## wip/umber
Design CPU_6507, start of the top module:
module CPU_6507(
	output [12:0] addr_bus,
	output reg [7:0] d_out,
	input [7:0] d_in,
	output reg wenb,
	input clk,
	input rstb,
	input rdy
);
reg [7:0] A;
reg [7:0] X;
reg [7:0] Y;
reg carry;
reg intr_disable;
reg overflow;
reg decimal;
reg [7:0] stack_ptr;
reg negative;
reg zero;
reg [15:0] PC;
reg [15:0] full_addr;
assign addr_bus = full_addr[12:0];
reg [7:0] addr_in_buff;
reg [7:0] I;
reg is_reset;
reg [3:0] phase;
wire [7:0] instr = phase == 1 ? d_in : I;
wire isNOP = instr == 8'hEA;
wire isLoadOrStore = instr[7:6] == 2'b10 && !isNOP && !(
		instr == 8'h90 ||
		instr == 8'hB0 ||
		instr[3:0] == 4'h8 ||
		instr[3:0] == 4'hA
	);
wire isLoad = isLoadOrStore && instr[5];
wire isStore = isLoadOrStore && !instr[5];
wire isJSR = instr == 8'h20;
wire isRTS = instr == 8'h60;
wire isRTI = instr == 8'h40;
wire isTransfer = instr == 8'h98 || instr == 8'hA8 || (instr[3:0] == 4'hA && instr[7:6] == 2'b10);
wire isBranch = instr[4:0] == 5'h10;
  ...
Size: ~2100 cells after synthesis, roughly 33 I/O pins, ~15000 µm² of cells after synthesis.
make LEC_CHECK=0 ABC_AREA=0 CAP_MARGIN=10 CELL_PAD_IN_SITES_GLOBAL_PLACEMENT=1 CORE_ASPECT_RATIO=0.55 CORE_MARGIN=9 CORE_UTILIZATION=23 GPL_ROUTABILITY_DRIVEN=0 PLACE_DENSITY_LB_ADDON=0.22 SETUP_SLACK_MARGIN=1.21 SLEW_MARGIN=30 TNS_END_PERCENT=80 finish   # period 4.94 ns
run.sh (not shown) runs the stock make flow with config.mk's settings and CLKGATE_MAP_FILE=.
wip/umber: flow complete, layout not clean; failing: setup timing
What wip/yarrow does differently from wip/umber at the input level:
==> flow/config.mk <==
export PLATFORM = sky130hd
export DESIGN_NAME = CPU_6507
export DESIGN_NICKNAME = CPU_6507
export VERILOG_FILES = /design/flow/design.v
export SDC_FILE = /design/flow/constraint.sdc
export NUM_CORES = 4
export LEC_CHECK = 0
export CAP_MARGIN = 20
export CORE_MARGIN = 2
export CORE_UTILIZATION = 68
export SLEW_MARGIN = 20
==> flow/constraint.sdc <==
create_clock -name core_clock -period 9.02 [get_ports {clk}]
set_input_delay 1.8040 -clock core_clock [delete_from_list [all_inputs] [get_ports {clk}]]
set_output_delay 1.8040 -clock core_clock [all_outputs]
set_load 0.01 [all_outputs]
Notes after the runs:
wip/yarrow did not stop at any stage, and its layout met the timing, design-rule and antenna checks. Clock-pin transition on the worst setup and hold timing paths delta (wip/yarrow -> wip/umber): insignificant. Sort wip/yarrow and wip/umber by area of placed instances, descending, and wip/umber comes first. Compared with wip/umber, wip/yarrow shows first-pass GRT wire length lower by 38000 µm. Measured against each other, wip/yarrow and wip/umber differ in register-to-register slack, the lower figure coming from wip/umber. Relative to wip/umber, the worst endpoint required time of wip/yarrow is higher by 4.04 ns. wip/umber -> wip/yarrow: count of pins over their slew limit delta 0, exact match. Diff wip/yarrow..wip/umber | count of clock buffers in the final design | unchanged. For the buffer and inverter count on the worst path, wip/yarrow came in 2 lower than wip/umber did. wip/yarrow vs wip/umber — setup slack after layout rose 1.40 ns. Delta (wip/yarrow minus wip/umber): final-report setup violation count moved down, diode insertion count for antenna repair moved down.
diff inputs: wip/yarrow => wip/garnet
diff --git a/flow/config.mk b/flow/config.mk
--- a/flow/config.mk
+++ b/flow/config.mk
@@ -10 +10 @@
-export CORE_UTILIZATION = 68
+export CORE_UTILIZATION = 40
==> flow/constraint.sdc <==
create_clock -name core_clock -period 9.0 [get_ports {clk}]
set_input_delay 1.8000 -clock core_clock [delete_from_list [all_inputs] [get_ports {clk}]]
set_output_delay 1.8000 -clock core_clock [all_outputs]
set_load 0.01 [all_outputs]
Relative to wip/yarrow, routed metal-1 wirelength increased by 32% in wip/garnet. Number of diodes was lower in wip/yarrow than in wip/garnet. On share of total power in combinational logic: between wip/yarrow and wip/garnet, it ends up lower for wip/yarrow. Placement-stage worst setup slack down 0.24 ns in wip/garnet wrt wip/yarrow. Capture point of the worst path: Y[7] -> wip/garnet, X[4] -> wip/yarrow. Of the two candidates, wip/yarrow has the worse first-iteration DRC count and wip/garnet the better one.
For wip/violet, these inputs were changed with respect to wip/garnet:
diff --git a/flow/config.mk b/flow/config.mk
--- a/flow/config.mk
+++ b/flow/config.mk
@@ -7,0 +8 @@
+export ABC_AREA = 0
@@ -9 +10,2 @@
-export CORE_MARGIN = 2
+export CELL_PAD_IN_SITES_DETAIL_PLACEMENT = 2
+export CORE_MARGIN = 9
@@ -11 +13,4 @@
-export SLEW_MARGIN = 20
+export HOLD_SLACK_MARGIN = 0.05
+export MAX_ROUTING_LAYER = met4
+export SLEW_MARGIN = 40
+export TNS_END_PERCENT = 10
Findings:
- In the metrics for wip/garnet and wip/violet, the one carrying the lower final clock period utilization by the worst path is wip/violet.
- Summary of wip/violet over wip/garnet: met3 wirelength from detailed routing +17%; number of placement rows went down by 1; first-iteration detailed-routing DRC count up 289; mean number of vias per cell up about 8%; worst setup slack moved up.
- wip/violet ended up with sky130_fd_sc_hd__clkdlybuf4s50_1 as its master of the slowest instance on the critical path; wip/garnet ended up with sky130_fd_sc_hd__o31ai_2.
- Largest stage delay on the critical path is higher on wip/garnet
Relative to wip/violet, the following input files were edited for wip/juniper:
==> flow/config.mk <==
export PLATFORM = sky130hd
export DESIGN_NAME = CPU_6507
export DESIGN_NICKNAME = CPU_6507
export VERILOG_FILES = /design/flow/design.v
export SDC_FILE = /design/flow/constraint.sdc
export NUM_CORES = 4
export LEC_CHECK = 0
export CAP_MARGIN = 20
export CORE_MARGIN = 2
export CORE_UTILIZATION = 61
export CTS_CLUSTER_DIAMETER = 166
export CTS_CLUSTER_SIZE = 100
export SLEW_MARGIN = 20
--- outcome ---
Largest driver fanout on the critical path: wip/juniper vs wip/violet up 2. Looking only at met2 wirelength from detailed routing, and setting everything else aside, the higher value of wip/juniper and wip/violet goes to wip/violet. wip/violet → wip/juniper: count of plain and timing-repair buffers went down by 11; worst reg-to-reg path cell count went down by 3. Diff wip/juniper and wip/violet: final period utilization lower in wip/violet. Count of vias placed by the detailed router: wip/juniper vs wip/violet down 3.1%. According to the power report, total power for wip/juniper is lower than for wip/violet.


## P
CPU_6507 again, from the RTL that the note above started with.
Settings: LEC_CHECK=0, CAP_MARGIN=20, CORE_MARGIN=2, CORE_UTILIZATION=64, CTS_CLUSTER_DIAMETER=28, SETUP_SLACK_MARGIN=0.8, SLEW_MARGIN=20; clock period 5.45 ns.
Stage in which a tool error killed P: global routing.
> inputs changed (P -> Q)
- putting CTS_CLUSTER_SIZE at 100 where nothing was set
- clearing CTS_CLUSTER_DIAMETER, which used to be 28
- swapping 64 for 59 in CORE_UTILIZATION
- putting ABC_AREA at 1 where nothing was set
- clearing SETUP_SLACK_MARGIN, which used to be 0.8
- swapping 5.45 for 6.73 in the clock period (ns, I/O delays scaled along)
==> results <==
The overall chip area in Q was higher than what P gave.
Sequential share of the synthesized area was higher in Q than in P.
The number of library cell types mapped by synthesis number comes out lower for Q vs P.
Of P and Q, only P fails to reach the end of the flow.
When Q is measured against P, its vertical die dimension turns out 2.5% higher.
The following lists how R was set up differently from Q:
- ABC_AREA removed (was 1)
- CORE_UTILIZATION changed from 59 to 16
- CTS_CLUSTER_SIZE removed (was 100)
- the clock period (ns, I/O delays scaled along) changed from 6.73 to 9.02
==> results <==
The count of plain and timing-repair buffers in Q is 1.19 times that in R.
Looking only at layout overhead on the synthesized area, and setting everything else aside, the higher value of Q and R goes to R.
R against Q: worst setup slack after layout climbed 0.80 ns; mux share of post-synthesis cell area climbed 4.6 points.
## Diff of input files: S against R
- putting SETUP_SLACK_MARGIN at 0.33 where nothing was set
- putting ABC_AREA at 1 where nothing was set
- swapping 16 for 59 in CORE_UTILIZATION
- swapping 9.02 for 4.55 in the clock period (ns, I/O delays scaled along)
--- outcome ---
- Between S and R, it is S whose synthesized cell count is higher, by 13%.
- S did not make it past global routing, where a tool error ended it.
- S reports a higher post-synthesis sequential area ratio than R does.
- Summary of S over R: die area went down 0.069 mm^2; yosys cell count went up 13%.


## the reference run
Starting RTL as in the previous note.
clock: 7.79 ns
lec_check: 0
abc_area: 0
cap_margin: 20
cell_pad_in_sites_detail_placement: 2
cell_pad_in_sites_global_placement: 3
core_margin: 2
core_utilization: 23
cts_cluster_size: 29
gpl_routability_driven: 1
gpl_timing_driven: 0
max_routing_layer: met4
min_routing_layer: met2
place_density: 0.37
setup_slack_margin: 0.99
slew_margin: 40
tns_end_percent: 65
The reference run finished end to end and its layout was clean on timing, DRC and antenna.
Edits applied to the flow inputs when going from the reference run to the trial run:
Settings: removing CTS_CLUSTER_SIZE (formerly 29); removing TNS_END_PERCENT (formerly 65); changing CORE_UTILIZATION from 23 to 32; removing CELL_PAD_IN_SITES_DETAIL_PLACEMENT (formerly 2); removing MAX_ROUTING_LAYER (formerly met4); removing SETUP_SLACK_MARGIN (formerly 0.99); removing ABC_AREA (formerly 0); removing MIN_ROUTING_LAYER (formerly met2); removing CELL_PAD_IN_SITES_GLOBAL_PLACEMENT (formerly 3); removing PLACE_DENSITY (formerly 0.37); removing GPL_TIMING_DRIVEN (formerly 0); changing SLEW_MARGIN from 40 to 20; removing GPL_ROUTABILITY_DRIVEN (formerly 1); changing the clock period (ns, I/O delays scaled along) from 7.79 to 8.2.
==> results <==
- Power consumption: the trial run lower than the reference run
- Per the comparison of the trial run with the reference run, utilization +6.2 points; share of the final layout cell area in multi-input gates +4.6 points; count of clock-buffer cells in the layout -1; power share of the clock group +1.9 points.
- Per the comparison of the trial run with the reference run, net switching share of the total power fell by 5.0 points; violation count after the first detailed-route iteration went down 3257; global routing usage on met1 has increased.
- Number of max-slew violations in the final report: the trial run vs the reference run identical
Power is estimated from default activity; no workload was simulated.
